==> flow/design.v (excerpt) <==
module BallCompetition(
    input	wire clk,					 
    input   wire rstn,					 
    input	wire	[3:0]  sw_in,  	 
    input   wire  [2:0]  key_in,		 
    output	wire	[1:0]  reg_ab,  	 
    output  wire  [7:0]  led_time,	 
    output  [8:0]  seg_led_1,			 
	 output  [8:0]  seg_led_2			 
);
Size: about 1500 cells after synthesis, roughly 37 I/O pins, about 11000 µm² of cells after synthesis.
Settings: LEC_CHECK=0, ABC_AREA=1, CAP_MARGIN=20, CORE_ASPECT_RATIO=0.5, CORE_MARGIN=2, CORE_UTILIZATION=72, CTS_CLUSTER_DIAMETER=388, CTS_CLUSTER_SIZE=100, PLACE_DENSITY=0.39, SETUP_SLACK_MARGIN=1.53, SLEW_MARGIN=20, TNS_END_PERCENT=10; clock period 6.3 ns.
run.sh (not shown) runs the stock make flow with config.mk's settings and CLKGATE_MAP_FILE=.
The first run went through all stages and came out clean.
==> next run, changes <==
==> flow/config.mk (replaced) <==
export PLATFORM = sky130hd
export DESIGN_NAME = BallCompetition
export DESIGN_NICKNAME = BallCompetition
export VERILOG_FILES = /design/flow/design.v
export SDC_FILE = /design/flow/constraint.sdc
export NUM_CORES = 4
export LEC_CHECK = 0
export CAP_MARGIN = 20
export CORE_MARGIN = 2
export CORE_UTILIZATION = 9
export SLEW_MARGIN = 20
==> flow/constraint.sdc (replaced) <==
create_clock -name core_clock -period 11.3 [get_ports {clk}]
set_input_delay 2.2600 -clock core_clock [delete_from_list [all_inputs] [get_ports {clk}]]
set_output_delay 2.2600 -clock core_clock [all_outputs]
set_load 0.01 [all_outputs]
- first-iteration DRC count drops by 36%
- synthesized area drops by about 1.7%
- worst setup slack improved by 1.9 ns
- register-to-register slack improved by 3.8 ns
- total power drops by about 50%
- die size climbs to 7.5 times its value
- cell area climbs by 4.1%
- clock-buffer cell count stays the same
- flip-flop count is unchanged
- non-clock buffer count drops by 62
- combinational power drops by about 70%
==> next run, changes <==
--- a/flow/config.mk
+++ b/flow/config.mk
@@ -10 +10 @@
-export CORE_UTILIZATION = 9
+export CORE_UTILIZATION = 40
==> flow/constraint.sdc (replaced) <==
create_clock -name core_clock -period 10.0 [get_ports {clk}]
set_input_delay 2.0000 -clock core_clock [delete_from_list [all_inputs] [get_ports {clk}]]
set_output_delay 2.0000 -clock core_clock [all_outputs]
set_load 0.01 [all_outputs]
Effect: The new run ran to the end with no violations. Global-route usage increases by 17 points. Die area fell by about 80%. Total power rose by about 11%. Final area is lower by 12%.
==> next run, changes <==
--- a/flow/config.mk
+++ b/flow/config.mk
@@ -8,0 +9 @@
+export CORE_ASPECT_RATIO = 0.5
@@ -10 +11,4 @@
-export CORE_UTILIZATION = 40
+export CORE_UTILIZATION = 63
+export CTS_CLUSTER_DIAMETER = 280
+export CTS_CLUSTER_SIZE = 100
+export GPL_ROUTABILITY_DRIVEN = 0
@@ -11,0 +16 @@
+export TNS_END_PERCENT = 30
Die area fell by a quarter to a third.
Via count rose by a few percent.
Design area fell slightly.
Clock power rose by a few percent.
Final cell count fell by a few percent.
Core utilization rose by 25 points.
Wire length fell by a few percent.
Power rose slightly.
==> next run, changes <==
--- a/flow/config.mk
+++ b/flow/config.mk
@@ -9 +8,0 @@
-export CORE_ASPECT_RATIO = 0.5
@@ -11,4 +10 @@
-export CORE_UTILIZATION = 63
-export CTS_CLUSTER_DIAMETER = 280
-export CTS_CLUSTER_SIZE = 100
-export GPL_ROUTABILITY_DRIVEN = 0
+export CORE_UTILIZATION = 66
@@ -16 +11,0 @@
-export TNS_END_PERCENT = 30
==> flow/constraint.sdc (replaced) <==
create_clock -name core_clock -period 6.7 [get_ports {clk}]
set_input_delay 1.3400 -clock core_clock [delete_from_list [all_inputs] [get_ports {clk}]]
set_output_delay 1.3400 -clock core_clock [all_outputs]
set_load 0.01 [all_outputs]
Wire length climbs by 6.2%.
Sequential power rises by 50%.
Setup slack loses 1.6 ns.
Power increases by 53%.
First-iteration DRC count came out higher by 2.9%.
Via count goes up by 1.6%.

* * *

Starting RTL as in the previous note.
make LEC_CHECK=0 ABC_AREA=0 CAP_MARGIN=20 CELL_PAD_IN_SITES_DETAIL_PLACEMENT=1 CELL_PAD_IN_SITES_GLOBAL_PLACEMENT=1 CORE_ASPECT_RATIO=1.08 CORE_MARGIN=3 CORE_UTILIZATION=28 CTS_CLUSTER_DIAMETER=86 CTS_CLUSTER_SIZE=15 GPL_TIMING_DRIVEN=0 MAX_ROUTING_LAYER=met5 MIN_ROUTING_LAYER=met2 PLACE_DENSITY_LB_ADDON=0.01 SETUP_SLACK_MARGIN=0.34 SLEW_MARGIN=30 TNS_END_PERCENT=30 finish   # period 4.86 ns
The starting point finished with negative setup slack left.
==> next run, changes <==
==> flow/config.mk (replaced) <==
export PLATFORM = sky130hd
export DESIGN_NAME = BallCompetition
export DESIGN_NICKNAME = BallCompetition
export VERILOG_FILES = /design/flow/design.v
export SDC_FILE = /design/flow/constraint.sdc
export NUM_CORES = 4
export LEC_CHECK = 0
export ABC_AREA = 0
export CAP_MARGIN = 20
export CORE_ASPECT_RATIO = 1.08
export CORE_MARGIN = 2
export CORE_UTILIZATION = 72
export CTS_CLUSTER_DIAMETER = 86
export CTS_CLUSTER_SIZE = 90
export MAX_ROUTING_LAYER = met5
export SETUP_SLACK_MARGIN = 0.71
export SLEW_MARGIN = 20
export TNS_END_PERCENT = 30
==> flow/constraint.sdc (replaced) <==
create_clock -name core_clock -period 3.08 [get_ports {clk}]
set_input_delay 0.6160 -clock core_clock [delete_from_list [all_inputs] [get_ports {clk}]]
set_output_delay 0.6160 -clock core_clock [all_outputs]
set_load 0.01 [all_outputs]
What happened:
- The changed run died in clock tree synthesis (4_1_cts), error DPL-0038
- die area decreases by 61%
- area after synthesis stays the same
- synthesized cell count does not change
==> next run, changes <==
==> flow/config.mk (replaced) <==
export PLATFORM = sky130hd
export DESIGN_NAME = BallCompetition
export DESIGN_NICKNAME = BallCompetition
export VERILOG_FILES = /design/flow/design.v
export SDC_FILE = /design/flow/constraint.sdc
export NUM_CORES = 4
export LEC_CHECK = 0
export CAP_MARGIN = 20
export CORE_MARGIN = 2
export CORE_UTILIZATION = 52
export SLEW_MARGIN = 20
==> flow/constraint.sdc (replaced) <==
create_clock -name core_clock -period 6.3 [get_ports {clk}]
set_input_delay 1.2600 -clock core_clock [delete_from_list [all_inputs] [get_ports {clk}]]
set_output_delay 1.2600 -clock core_clock [all_outputs]
set_load 0.01 [all_outputs]
After rerunning: With this change the flow completed without violations; die area rose by 37%; synthesized area does not change; synthesized cell count does not change.
==> next run, changes <==
--- a/flow/config.mk
+++ b/flow/config.mk
@@ -7,5 +7,9 @@
 export LEC_CHECK = 0
+export ABC_AREA = 1
 export CAP_MARGIN = 20
 export CORE_MARGIN = 2
-export CORE_UTILIZATION = 52
+export CORE_UTILIZATION = 72
+export CTS_CLUSTER_DIAMETER = 388
+export CTS_CLUSTER_SIZE = 100
+export PLACE_DENSITY = 0.35
 export SLEW_MARGIN = 20
=> Worst hold slack is better by 7.3 ps. Clock-buffer cell count is higher by 3. Sequential share of layout area is higher by 1.0 points.
==> next run, changes <==
--- a/flow/config.mk
+++ b/flow/config.mk
@@ -7,9 +7,5 @@
 export LEC_CHECK = 0
-export ABC_AREA = 1
 export CAP_MARGIN = 20
 export CORE_MARGIN = 2
-export CORE_UTILIZATION = 72
-export CTS_CLUSTER_DIAMETER = 388
-export CTS_CLUSTER_SIZE = 100
-export PLACE_DENSITY = 0.35
+export CORE_UTILIZATION = 27
 export SLEW_MARGIN = 20
==> flow/constraint.sdc (replaced) <==
create_clock -name core_clock -period 7.86 [get_ports {clk}]
set_input_delay 1.5720 -clock core_clock [delete_from_list [all_inputs] [get_ports {clk}]]
set_output_delay 1.5720 -clock core_clock [all_outputs]
set_load 0.01 [all_outputs]
=>
- total power went down by 27%
- area after synthesis went down by 1.7%
- sequential power went down by 21%
- register-to-register slack improves by 670 ps

* * *

Starting RTL as in the previous note.
==> flow/config.mk <==
export PLATFORM = sky130hd
export DESIGN_NAME = BallCompetition
export DESIGN_NICKNAME = BallCompetition
export VERILOG_FILES = /design/flow/design.v
export SDC_FILE = /design/flow/constraint.sdc
export NUM_CORES = 4
export LEC_CHECK = 0
export ABC_AREA = 1
export CAP_MARGIN = 25
export CELL_PAD_IN_SITES_DETAIL_PLACEMENT = 1
export CELL_PAD_IN_SITES_GLOBAL_PLACEMENT = 3
export CORE_MARGIN = 6
export CORE_UTILIZATION = 24
export GPL_TIMING_DRIVEN = 0
export MAX_ROUTING_LAYER = met4
export MIN_ROUTING_LAYER = met2
export SLEW_MARGIN = 20
==> flow/constraint.sdc <==
create_clock -name core_clock -period 7.16 [get_ports {clk}]
set_input_delay 1.4320 -clock core_clock [delete_from_list [all_inputs] [get_ports {clk}]]
set_output_delay 1.4320 -clock core_clock [all_outputs]
set_load 0.01 [all_outputs]
Then changed:
- ABC_AREA: 1 -> unset
- CAP_MARGIN: 25 -> 20
- CELL_PAD_IN_SITES_DETAIL_PLACEMENT: 1 -> unset
- CELL_PAD_IN_SITES_GLOBAL_PLACEMENT: 3 -> unset
- CORE_MARGIN: 6 -> 2
- CORE_UTILIZATION: 24 -> 62
- GPL_TIMING_DRIVEN: 0 -> unset
- MAX_ROUTING_LAYER: met4 -> unset
- MIN_ROUTING_LAYER: met2 -> unset
- clock period: 7.16 -> 6.62 ns (I/O delays scaled with it)
Outcome: The new run completed without violations. Area after synthesis goes down by 1.7%. Cell area came out lower by 3.1%. Wire length fell by 19%. Sequential power rose by about 7%. Total power falls by 0.56%. Non-clock buffer count rose by 35. Count of clock-buffer cells in the layout went down by 3. Die area decreases by 64%. Worst setup slack is worse by 82 ps. Cell count decreases by 29%. Clock skew hardly moves.
Then changed:
- CORE_ASPECT_RATIO: unset -> 1.37
- CORE_UTILIZATION: 62 -> 40
- GPL_ROUTABILITY_DRIVEN: unset -> 0
- HOLD_SLACK_MARGIN: unset -> 0.11
- clock period: 6.62 -> 10.0 ns (I/O delays scaled with it)
Outcome: The new run finished with timing, DRC and antenna clean. Synthesized area does not change. Total power decreases by 35%. Setup slack gets better by 1700 ps.
Then changed:
- CAP_MARGIN: 20 -> 25
- CELL_PAD_IN_SITES_DETAIL_PLACEMENT: unset -> 1
- CELL_PAD_IN_SITES_GLOBAL_PLACEMENT: unset -> 3
- CORE_ASPECT_RATIO: 1.37 -> unset
- CORE_UTILIZATION: 40 -> 24
- GPL_ROUTABILITY_DRIVEN: 0 -> unset
- HOLD_SLACK_MARGIN: 0.11 -> unset
After rerunning: The new run finished with timing, DRC and antenna clean; die area rose by well over a third; utilization fell by 17 points; global-route usage fell by 4.6 points; wire length rose by a quarter to a third; power rose by a few percent; via count fell slightly; non-clock buffer count rose by 9.
Then changed:
- CAP_MARGIN: 25 -> 20
- CELL_PAD_IN_SITES_DETAIL_PLACEMENT: 1 -> unset
- CELL_PAD_IN_SITES_GLOBAL_PLACEMENT: 3 -> unset
- CORE_ASPECT_RATIO: unset -> 1.77
- CORE_UTILIZATION: 24 -> 69
- CTS_CLUSTER_DIAMETER: unset -> 280
- CTS_CLUSTER_SIZE: unset -> 100
- GPL_ROUTABILITY_DRIVEN: unset -> 0
- PLACE_DENSITY_LB_ADDON: unset -> 0.29
- TNS_END_PERCENT: unset -> 30
=> Sequential share of layout area grows by 1.7 points. Area after synthesis does not change. Clock skew is lower by 6.0 ps. Wire length goes down by about a fifth. Die size came out lower by well over a third. Core utilization increases by 49 points.
Then changed:
- CORE_ASPECT_RATIO: 1.77 -> unset
- CORE_UTILIZATION: 69 -> 40
- CTS_CLUSTER_DIAMETER: 280 -> unset
- CTS_CLUSTER_SIZE: 100 -> unset
- GPL_ROUTABILITY_DRIVEN: 0 -> unset
- PLACE_DENSITY_LB_ADDON: 0.29 -> unset
- TNS_END_PERCENT: 30 -> unset
- clock period: 10.0 -> 10.5 ns (I/O delays scaled with it)
=>
- The new run passed the timing, design-rule and antenna checks
- synthesized area does not change
- cell count rose by roughly a tenth
- power fell slightly
- die size rose by well over a third
- critical path depth rose by 3
- clock skew hardly moves
- non-clock buffer count fell by 1
- setup slack gets better by 710 ps
- first-iteration DRC count fell by a quarter to a third
Power is estimated from default activity; no workload was simulated.
